==> job 2070: inputs <==
Design complex_mean_square, start of the top module:
module complex_mean_square (
    input wire i_clk,
    input wire i_arst,
    input wire i_en,
    input wire [2:0] i_log2_samples,
    input wire        i_valid,
    input wire [31:0] i_y,
    input wire [31:0] i_y_hat,
    output reg        o_valid,
    output reg [63:0] o_data
);
==> flow/config.mk <==
export PLATFORM = sky130hd
export DESIGN_NAME = complex_mean_square
export DESIGN_NICKNAME = complex_mean_square
export VERILOG_FILES = /design/flow/design.v
export SDC_FILE = /design/flow/constraint.sdc
export NUM_CORES = 4
export LEC_CHECK = 0
export ABC_AREA = 1
export CAP_MARGIN = 20
export CORE_MARGIN = 2
export CORE_UTILIZATION = 64
export CTS_CLUSTER_DIAMETER = 391
export CTS_CLUSTER_SIZE = 98
export SETUP_SLACK_MARGIN = 1.43
export SLEW_MARGIN = 20
export TNS_END_PERCENT = 10
==> flow/constraint.sdc <==
create_clock -name core_clock -period 5.26 [get_ports {i_clk}]
set_input_delay 1.0520 -clock core_clock [delete_from_list [all_inputs] [get_ports {i_clk}]]
set_output_delay 1.0520 -clock core_clock [all_outputs]
set_load 0.01 [all_outputs]
run.sh (not shown) runs the stock make flow with config.mk's settings and CLKGATE_MAP_FILE=.
==> job 1567: changes against job 2070 <==
Settings changed: ABC_AREA 1 to default, CAP_MARGIN 20 to 30, CORE_UTILIZATION 64 to 72, CTS_CLUSTER_DIAMETER 391 to default, CTS_CLUSTER_SIZE 98 to default, MAX_ROUTING_LAYER from default to met4, SETUP_SLACK_MARGIN 1.43 to default, TNS_END_PERCENT 10 to default.
==> flow/constraint.sdc (replaced) <==
create_clock -name core_clock -period 10.3 [get_ports {i_clk}]
set_input_delay 2.0600 -clock core_clock [delete_from_list [all_inputs] [get_ports {i_clk}]]
set_output_delay 2.0600 -clock core_clock [all_outputs]
set_load 0.01 [all_outputs]
==> job 3770: changes against job 2070 <==
Settings changed: ABC_AREA 1 to default, CORE_UTILIZATION 64 to 57, CTS_CLUSTER_DIAMETER 391 to default, CTS_CLUSTER_SIZE 98 to default, SETUP_SLACK_MARGIN 1.43 to default, TNS_END_PERCENT 10 to default.
==> job 6506: changes against job 2070 <==
Settings changed: ABC_AREA 1 to default, CAP_MARGIN 20 to 40, CORE_ASPECT_RATIO from default to 0.5, CORE_UTILIZATION 64 to 63, CTS_CLUSTER_DIAMETER 391 to default, CTS_CLUSTER_SIZE 98 to 15, SETUP_SLACK_MARGIN 1.43 to default, TNS_END_PERCENT 10 to 25.
==> flow/constraint.sdc (replaced) <==
create_clock -name core_clock -period 13.5 [get_ports {i_clk}]
set_input_delay 2.7000 -clock core_clock [delete_from_list [all_inputs] [get_ports {i_clk}]]
set_output_delay 2.7000 -clock core_clock [all_outputs]
set_load 0.01 [all_outputs]
==> notes <==
Between job 6506 and job 1567, the lower final area is in job 6506 (gap about 13%, measured against job 1567).
Clock-buffer cell count is the same in job 6506 and job 2070.
Job 2070 finished but fails on setup timing. Job 1567 finished with setup timing left. Job 3770 completed, yet does not pass: setup timing. Job 6506 ran to the end with no violations.
Cell count: job 2070 is larger than job 6506 (about 30%).
Against job 2070, the area after synthesis of job 6506 is smaller by 3.2%.

==> run a <==
==> flow/design.v <==
module complex_adder_subtractor #(
    parameter WIDTH=32
) (
    input [WIDTH-1:0] a,
    input [WIDTH-1:0] b,
    input addNotSub,
    output reg [WIDTH-1:0] result
);
    always @(*) begin
        if (addNotSub) begin
            result[WIDTH-1:WIDTH/2] = a[WIDTH-1:WIDTH/2] + b[WIDTH-1:WIDTH/2];
            result[WIDTH/2-1:0] = a[WIDTH/2-1:0] + b[WIDTH/2-1:0];
        end else begin
            result[WIDTH-1:WIDTH/2] = a[WIDTH-1:WIDTH/2] - b[WIDTH-1:WIDTH/2];
            result[WIDTH/2-1:0] = a[WIDTH/2-1:0] - b[WIDTH/2-1:0];
        end
    end
endmodule
module complex_multiplier #(
    parameter WIDTH=32
) (
    input [WIDTH-1:0] a,
    input [WIDTH-1:0] b,
    output [2*WIDTH-1:0] result
);
    wire signed [WIDTH-1:0] a_real = { {(WIDTH/2+1){a[WIDTH/2-1]}}, a[WIDTH/2-1:0] };
    wire signed [WIDTH-1:0] b_real = { {(WIDTH/2+1){b[WIDTH/2-1]}}, b[WIDTH/2-1:0] };
    wire signed [WIDTH-1:0] a_img = { {(WIDTH/2+1){a[WIDTH-1]}}, a[WIDTH-1:WIDTH/2] };
    wire signed [WIDTH-1:0] b_img = { {(WIDTH/2+1){b[WIDTH-1]}}, b[WIDTH-1:WIDTH/2] };
    wire signed [WIDTH-1:0] result_real = a_real * b_real - a_img * b_img;
    wire signed [WIDTH-1:0] result_img = a_real * b_img + a_img * b_real;
    assign result[WIDTH-1:0] = result_real;
    assign result[2*WIDTH-1:WIDTH] = result_img;
endmodule
module complex_mean_square (
    input wire i_clk,
    input wire i_arst,
    input wire i_en,
    input wire [2:0] i_log2_samples,
    input wire        i_valid,
    input wire [31:0] i_y,
    input wire [31:0] i_y_hat,
    output reg        o_valid,
    output reg [63:0] o_data
);
    wire [31:0] y_diff_w;
    wire [63:0] sq_diff_complex_w;
    wire        sq_diff_valid_w;
    wire [63:0] sum_res_w;
    wire [8:0]  num_samples_w = 1 << i_log2_samples;
    reg [8:0]  sample_rx_cnt_r;
    reg [8:0]  sample_proc_cnt_r;
    reg [1:0]  state_r, next_state_r;
    localparam S_IDLE      = 2'b00;
    localparam S_INIT      = 2'b01;
    localparam S_COMPUTING = 2'b10;
    localparam S_FINALIZE  = 2'b11;
    complex_adder_subtractor #(.WIDTH(32)) y_difference_module (
        .a(i_y),
        .b(i_y_hat),
        .addNotSub(1'b0),
        .result(y_diff_w)
    );
    complex_multiplier cpow_calculator (
        .a(y_diff_w),
        .b(y_diff_w),
        .result(sq_diff_complex_w)
    );
    assign sq_diff_valid_w = i_valid;
    complex_adder_subtractor #(.WIDTH(64)) square_sum (
        .a(o_data),  
        .b(sq_diff_complex_w),
        .addNotSub(1'b1),
        .result(sum_res_w)
    );
    always @(posedge i_clk or posedge i_arst) begin
        if (i_arst)
            state_r <= S_IDLE;
        else
            state_r <= next_state_r;
    end
    always @(*) begin
        next_state_r = state_r;
        case (state_r)
            S_IDLE:      if (i_en) next_state_r = S_INIT;
            S_INIT:      next_state_r = S_COMPUTING;
            S_COMPUTING: if (sample_rx_cnt_r == num_samples_w && sample_proc_cnt_r == num_samples_w)
                             next_state_r = S_FINALIZE;
            S_FINALIZE:  next_state_r = S_IDLE;
            default:     next_state_r = S_IDLE;
        endcase
    end
    always @(posedge i_clk or posedge i_arst) begin
        if (i_arst) begin
            o_valid           <= 1'b0;
            o_data            <= 64'b0;
            sample_rx_cnt_r   <= 9'b0;
            sample_proc_cnt_r <= 9'b0;
        end else begin
            o_valid <= 1'b0;  
            case (state_r)
                S_INIT: begin
                    o_data            <= 64'b0;
                    sample_rx_cnt_r   <= 9'b0;
                    sample_proc_cnt_r <= 9'b0;
                end
                S_COMPUTING: begin
                    sample_rx_cnt_r <= sample_rx_cnt_r;
                    sample_proc_cnt_r <= sample_proc_cnt_r;
                    if (i_valid && sample_rx_cnt_r < num_samples_w) begin
                        sample_rx_cnt_r <= sample_rx_cnt_r + 1;
                    end
                    if (sq_diff_valid_w && !(sample_proc_cnt_r == num_samples_w)) begin
                        sample_proc_cnt_r <= sample_proc_cnt_r + 1;
                        o_data <= sum_res_w;
                    end
                end
                S_FINALIZE: begin
					o_valid        <= 1'b1;  
					o_data[31:0]   <= $signed(o_data[31:0]) >>> i_log2_samples;
					o_data[63:32]  <= $signed(o_data[63:32]) >>> i_log2_samples;
                end
            endcase
        end
    end
endmodule
==> flow/run.sh <==
#!/bin/bash
# the make line also repeats each setting of config.mk as NAME=value (left out here)
make -C /OpenROAD-flow-scripts/flow DESIGN_CONFIG=/design/flow/config.mk WORK_HOME=/design/flow/orfs CLKGATE_MAP_FILE= finish
==> flow/config.mk <==
export PLATFORM = sky130hd
export DESIGN_NAME = complex_mean_square
export DESIGN_NICKNAME = complex_mean_square
export VERILOG_FILES = /design/flow/design.v
export SDC_FILE = /design/flow/constraint.sdc
export NUM_CORES = 4
export LEC_CHECK = 0
export ABC_AREA = 1
export CAP_MARGIN = 40
export CELL_PAD_IN_SITES_DETAIL_PLACEMENT = 2
export CORE_MARGIN = 9
export CORE_UTILIZATION = 31
export GPL_ROUTABILITY_DRIVEN = 0
export GPL_TIMING_DRIVEN = 1
export MAX_ROUTING_LAYER = met4
export MIN_ROUTING_LAYER = met2
export PLACE_DENSITY_LB_ADDON = 0.02
export SETUP_SLACK_MARGIN = 0.7
export SLEW_MARGIN = 40
export TNS_END_PERCENT = 20
==> flow/constraint.sdc <==
create_clock -name core_clock -period 7.64 [get_ports {i_clk}]
set_input_delay 1.5280 -clock core_clock [delete_from_list [all_inputs] [get_ports {i_clk}]]
set_output_delay 1.5280 -clock core_clock [all_outputs]
set_load 0.01 [all_outputs]
==> run b (differences from run a) <==
- CAP_MARGIN: 40 -> 20
- CELL_PAD_IN_SITES_DETAIL_PLACEMENT: 2 -> default
- CORE_MARGIN: 9 -> 2
- CORE_UTILIZATION: 31 -> 67
- CTS_CLUSTER_DIAMETER: default -> 192
- GPL_ROUTABILITY_DRIVEN: 0 -> default
- GPL_TIMING_DRIVEN: 1 -> default
- MAX_ROUTING_LAYER: met4 -> default
- MIN_ROUTING_LAYER: met2 -> default
- PLACE_DENSITY_LB_ADDON: 0.02 -> default
- SETUP_SLACK_MARGIN: 0.7 -> default
- SLEW_MARGIN: 40 -> 20
- TNS_END_PERCENT: 20 -> default
==> flow/constraint.sdc (replaced) <==
create_clock -name core_clock -period 6.22 [get_ports {i_clk}]
set_input_delay 1.2440 -clock core_clock [delete_from_list [all_inputs] [get_ports {i_clk}]]
set_output_delay 1.2440 -clock core_clock [all_outputs]
set_load 0.01 [all_outputs]
==> results <==
Outcome: run a finished with violations; run b did not finish
Last stage reached: run a -; run b global routing
Violated checks: run a negative setup slack; run b -
DIE HEIGHT: run a 368 µm; run b 242 µm
Placed instance area: run a 47900 µm²; run b 46900 µm²
Core region area: run a 122000 µm²; run b 56300 µm²
Number of cells after detailed placement: run a 7217; run b 6298
Full die area: run a 136000 µm²; run b 58700 µm²
Pre-placement core utilization: run a 0.312; run b 0.676
Cts repair resizes: run a 520; run b 656
Placement Rows: run a 128; run b 87
Setup slack after placement: run a -3100 ps; run b -3660 ps
Die Wd: run a 368 µm; run b 242 µm
Buffers on Ports: run a 135; run b 135
Setup bufs post-CTS: run a 88; run b 107
Chip area from the yosys synthesis statistics: run a 38100 µm²; run b 38100 µm²
Detailed Place HPWL: run a 140000 µm; run b 110000 µm
Number of hold buffers added after CTS: run a 0; run b 0
